before:
## ALU
module ALU(
input clk,
input [15:0]a,b,
input [3*8:0] op,
output  reg [31:0]out
    );
clock: 33.2 ns
lec_check: 0
abc_area: 0
cap_margin: 0
core_aspect_ratio: 0.58
core_margin: 2
core_utilization: 48
cts_cluster_diameter: 369
cts_cluster_size: 98
gpl_routability_driven: 1
place_density_lb_addon: 0.26
slew_margin: 20
tns_end_percent: 30
run.sh (not shown) runs the stock make flow with config.mk's settings and CLKGATE_MAP_FILE=.
before did not stop at any stage, and its layout met the timing, DRC and antenna checks.
#### Input delta (after over before)
- CORE_UTILIZATION: 48 -> 25
- ABC_AREA: 0 -> 1
==> results <==
- In after, fraction of power spent switching nets is higher than in before.
- after ended up with a higher worst setup slack than before did.
- In after relative to before, wire length of the first global-routing pass had gone up slightly.
- Taking before as 1.0, after lands at 1.19 on number of cell instances after yosys synthesis.
- [after vs before] post-route core utilization: lower in after

---

The RTL this note starts from:
==> flow/design.v <==
`timescale 1ns / 1ps
module logical(
input [15:0] a,b,
input [3*8:0] sel,
output reg [15:0] x
    );
 always@(*)
begin
    case(sel)
    "~": 
            x=~a;
    "|": 
            x=a|b;
    "&": 
            x=a&b;
    "~&": 
            x=~(a&b);
    "~|": 
            x=~(a|b);
    "^": 
            x=a^b;
    "~^": 
            x=~(a^b);
    "<<": 
            x=a<<1;
    ">>": 
            x=a>>1;
    "asl": 
            x={a[14:0],1'b0};
    "asr": 
            x={a[15],a[15:1]};
    "rol": 
            x={a[14:0],a[15]};
    "ror": 
            x={a[0],a[15:1]};  
    "cmp": 
            if(a>b)
                x=1;
             else if(a<b)
                x=16'hffff;
             else
                x=0;  
     default:
            x=0;
     endcase
end
endmodule
`timescale 1ns / 1ps
module arithmetic(
input [15:0] A,
input [15:0] B,
input [8:0] sel,
output reg [15:0] Sum,
output reg Cout
    );
wire [15:0] B_comp;
twos_comp TC(B,B_comp);
reg [15:0] b;
wire [15:0] S1;
wire c1;
adder A1( A, b, S1, c1);
always @(*)
case(sel)
"+" : begin
        b = B;
        Sum = S1;
        Cout = c1;
      end
"-" : begin
        b = B_comp;
        Sum = S1;
        Cout = 0;
      end       
default : begin
        b = B;
        Sum = 0;
        Cout = 0;
        end       
endcase 
endmodule
module adder(
input [15:0] A,
input [15:0] B,
output [15:0] Sum,
output Cout
    );
wire [2:0] cout_cla;
wire Cin;
assign Cin = 0;
carry_look_ahead CLA1(A[3:0],B[3:0], Cin, cout_cla[0]);
carry_look_ahead CLA2(A[7:4],B[7:4], cout_cla[0], cout_cla[1]);
carry_look_ahead CLA3(A[11:8],B[11:8], cout_cla[1], cout_cla[2] );  
carry_look_ahead CLA4(A[15:12],B[15:12], cout_cla[2], Cout );
ripple_carry_adder RCA1(A[3:0], B[3:0], Cin, Sum[3:0]);
ripple_carry_adder RCA2(A[7:4], B[7:4],cout_cla[0], Sum[7:4]);
ripple_carry_adder RCA3(A[11:8], B[11:8], cout_cla[1], Sum[11:8]);
ripple_carry_adder RCA4(A[15:12], B[15:12], cout_cla[2], Sum[15:12]);  
endmodule
module full_adder(
input a, b, cin,
output sum, cout
);
    assign sum = a ^ b ^ cin;
    assign cout = (a & b) | (b & cin) | (cin & a);
endmodule
module ripple_carry_adder(
    input [3:0] a, b,
    input cin,
    output [3:0] sum
);
    wire [3:0] c;
    full_adder FA1(a[0], b[0], cin, sum[0], c[0]);
    full_adder FA2(a[1], b[1], c[0], sum[1], c[1]);
    full_adder FA3(a[2], b[2], c[1], sum[2], c[2]);
    full_adder FA4(a[3], b[3], c[2], sum[3], c[3]);
endmodule
module carry_look_ahead(
input [3:0]a,b,
input Cin,
output Cout1);
wire [3:0]p,g;
assign p = a^b;
assign g = a&b;
assign Cout1 =  g[3] | (p[3] & g[2]) | (p[3] & p[2] & g[1]) | (p[3] & p[2] & p[1] & g[0]) | (p[3] & p[2] & p[1] & p[0] & Cin);
endmodule
module twos_comp(
input [15:0]B,
output [15:0]B_comp
);
assign B_comp = ~B + 1'b1;
endmodule
`timescale 1ns / 1ps
module multiplier( input clk, input[15:0]A1, B1, output reg [31:0] C);
integer i;
reg [31:0]A2;
reg [15:0]B2;
always@(posedge clk )
begin
		C=0;
		A2[15:0]=A1;
		A2[31:16]=0;
		B2=B1;
        for (i=0;i<16;i=i+1)
        begin
			if(B1[i]==1'b0)
			begin
				C=C+0;
			end
			else
			begin
				C=C+(A1<<i);
			end
		end
end
endmodule
`timescale 1ns / 1ps
module ALU(
input clk,
input [15:0]a,b,
input [3*8:0] op,
output  reg [31:0]out
    );
wire [15:0]z1,z2;
wire [31:0]z3;
reg [15:0] a1, a2, a3, b1, b2, b3;
reg [1:0] sel;
wire Cout;
always @(*)
if(  op == "" || op == "~" || op == "|" || op == "&" || op == "~&" || op == "~|" ||
     op == "^" || op == "~^" || op == ">>" || op == "<<" || op == "asr" || 
     op == "asl" || op == "ror" || op == "rol" || op == "cmp" )
 sel = 2'b00;
else if(op == "+" || op == "-")
    sel = 2'b01;
else if( op == "*" )
    sel = 2'b10;
else
    sel = 2'b00;
logical L(a1, b1, op, z1);
arithmetic AA1( a2,b2,op,z2,Cout);
multiplier M( clk,a3, b3, z3);
always @(*)
case(sel)
2'b00 : begin
        a1 = a;
        a2 = 0;
        a3 = 0;
        b1 = b;
        b2 = 0;
        b3 = 0;
        out[15:0] = z1;
        out[31:16] = 0;
        end
2'b01  : begin
        a1 = 0;
        a2 = a;
        a3 = 0;
        b1 = 0;
        b2 = b;
        b3 = 0;
        out[15:0] = z2;
        out[16] = Cout;
        out[31:17] = 0;
        end     
default :  begin
        a1 = 0;
        a2 = 0;
        a3 = a;
        b1 = 0;
        b2 = 0;
        b3 = b;
       out = z3;
        end            
endcase
endmodule
==> flow/config.mk <==
export PLATFORM = sky130hd
export DESIGN_NAME = ALU
export DESIGN_NICKNAME = ALU
export VERILOG_FILES = /design/flow/design.v
export SDC_FILE = /design/flow/constraint.sdc
export NUM_CORES = 4
export LEC_CHECK = 0
export CAP_MARGIN = 20
export CORE_MARGIN = 2
export CORE_UTILIZATION = 66
export SETUP_SLACK_MARGIN = -0.2
export SLEW_MARGIN = 20
export TNS_END_PERCENT = 5
==> flow/constraint.sdc <==
create_clock -name core_clock -period 23.9 [get_ports {clk}]
set_input_delay 4.7800 -clock core_clock [delete_from_list [all_inputs] [get_ports {clk}]]
set_output_delay 4.7800 -clock core_clock [all_outputs]
set_load 0.01 [all_outputs]
The starting point ended with an error in global routing, error GRT-0116.
Edit:
--- a/flow/config.mk
+++ b/flow/config.mk
@@ -10,2 +10 @@
-export CORE_UTILIZATION = 66
-export SETUP_SLACK_MARGIN = -0.2
+export CORE_UTILIZATION = 40
@@ -13 +11,0 @@
-export TNS_END_PERCENT = 5
==> flow/constraint.sdc (replaced) <==
create_clock -name core_clock -period 27.1 [get_ports {clk}]
set_input_delay 5.4200 -clock core_clock [delete_from_list [all_inputs] [get_ports {clk}]]
set_output_delay 5.4200 -clock core_clock [all_outputs]
set_load 0.01 [all_outputs]
This time the run finished clean.
Synthesized cell count does not change.
Die area climbs by 63%.
Area after synthesis stays the same.
Edit:
--- a/flow/config.mk
+++ b/flow/config.mk
@@ -7,0 +8 @@
+export ABC_AREA = 1
@@ -10 +11 @@
-export CORE_UTILIZATION = 40
+export CORE_UTILIZATION = 65
==> flow/constraint.sdc (replaced) <==
create_clock -name core_clock -period 18.8 [get_ports {clk}]
set_input_delay 3.7600 -clock core_clock [delete_from_list [all_inputs] [get_ports {clk}]]
set_output_delay 3.7600 -clock core_clock [all_outputs]
set_load 0.01 [all_outputs]
After rerunning: Now the flow ended with an error in clock tree synthesis. Area after synthesis grows by 0.81%. Die area falls by 37%. Synthesized cell count increases by 19%.
Edit:
--- a/flow/config.mk
+++ b/flow/config.mk
@@ -8 +7,0 @@
-export ABC_AREA = 1
@@ -11 +10 @@
-export CORE_UTILIZATION = 65
+export CORE_UTILIZATION = 40
==> flow/constraint.sdc (replaced) <==
create_clock -name core_clock -period 34.0 [get_ports {clk}]
set_input_delay 6.8000 -clock core_clock [delete_from_list [all_inputs] [get_ports {clk}]]
set_output_delay 6.8000 -clock core_clock [all_outputs]
set_load 0.01 [all_outputs]
What happened: With this change the flow finished clean; die area went up by 60%; synthesized area came out lower by 0.81%; synthesized cell count goes down by 16%.
Edit:
--- a/flow/config.mk
+++ b/flow/config.mk
@@ -7,0 +8 @@
+export ABC_AREA = 1
@@ -10 +11 @@
-export CORE_UTILIZATION = 40
+export CORE_UTILIZATION = 66
==> flow/constraint.sdc (replaced) <==
create_clock -name core_clock -period 35.4 [get_ports {clk}]
set_input_delay 7.0800 -clock core_clock [delete_from_list [all_inputs] [get_ports {clk}]]
set_output_delay 7.0800 -clock core_clock [all_outputs]
set_load 0.01 [all_outputs]
=> Sequential power is lower by a few percent. Global-route usage came out higher by 11 points. Cell count went up by a little under a tenth. Wire length went down by about a fifth. Core utilization rose by 27 points. Worst setup slack improved by 4.2 ns. Clock power went up by about a fifth. Hold slack gets better by 0.29 ns. Area after synthesis increases slightly. Non-clock buffer count came out lower by 19. Sequential cell count does not change.
Power is estimated from default activity; no workload was simulated.
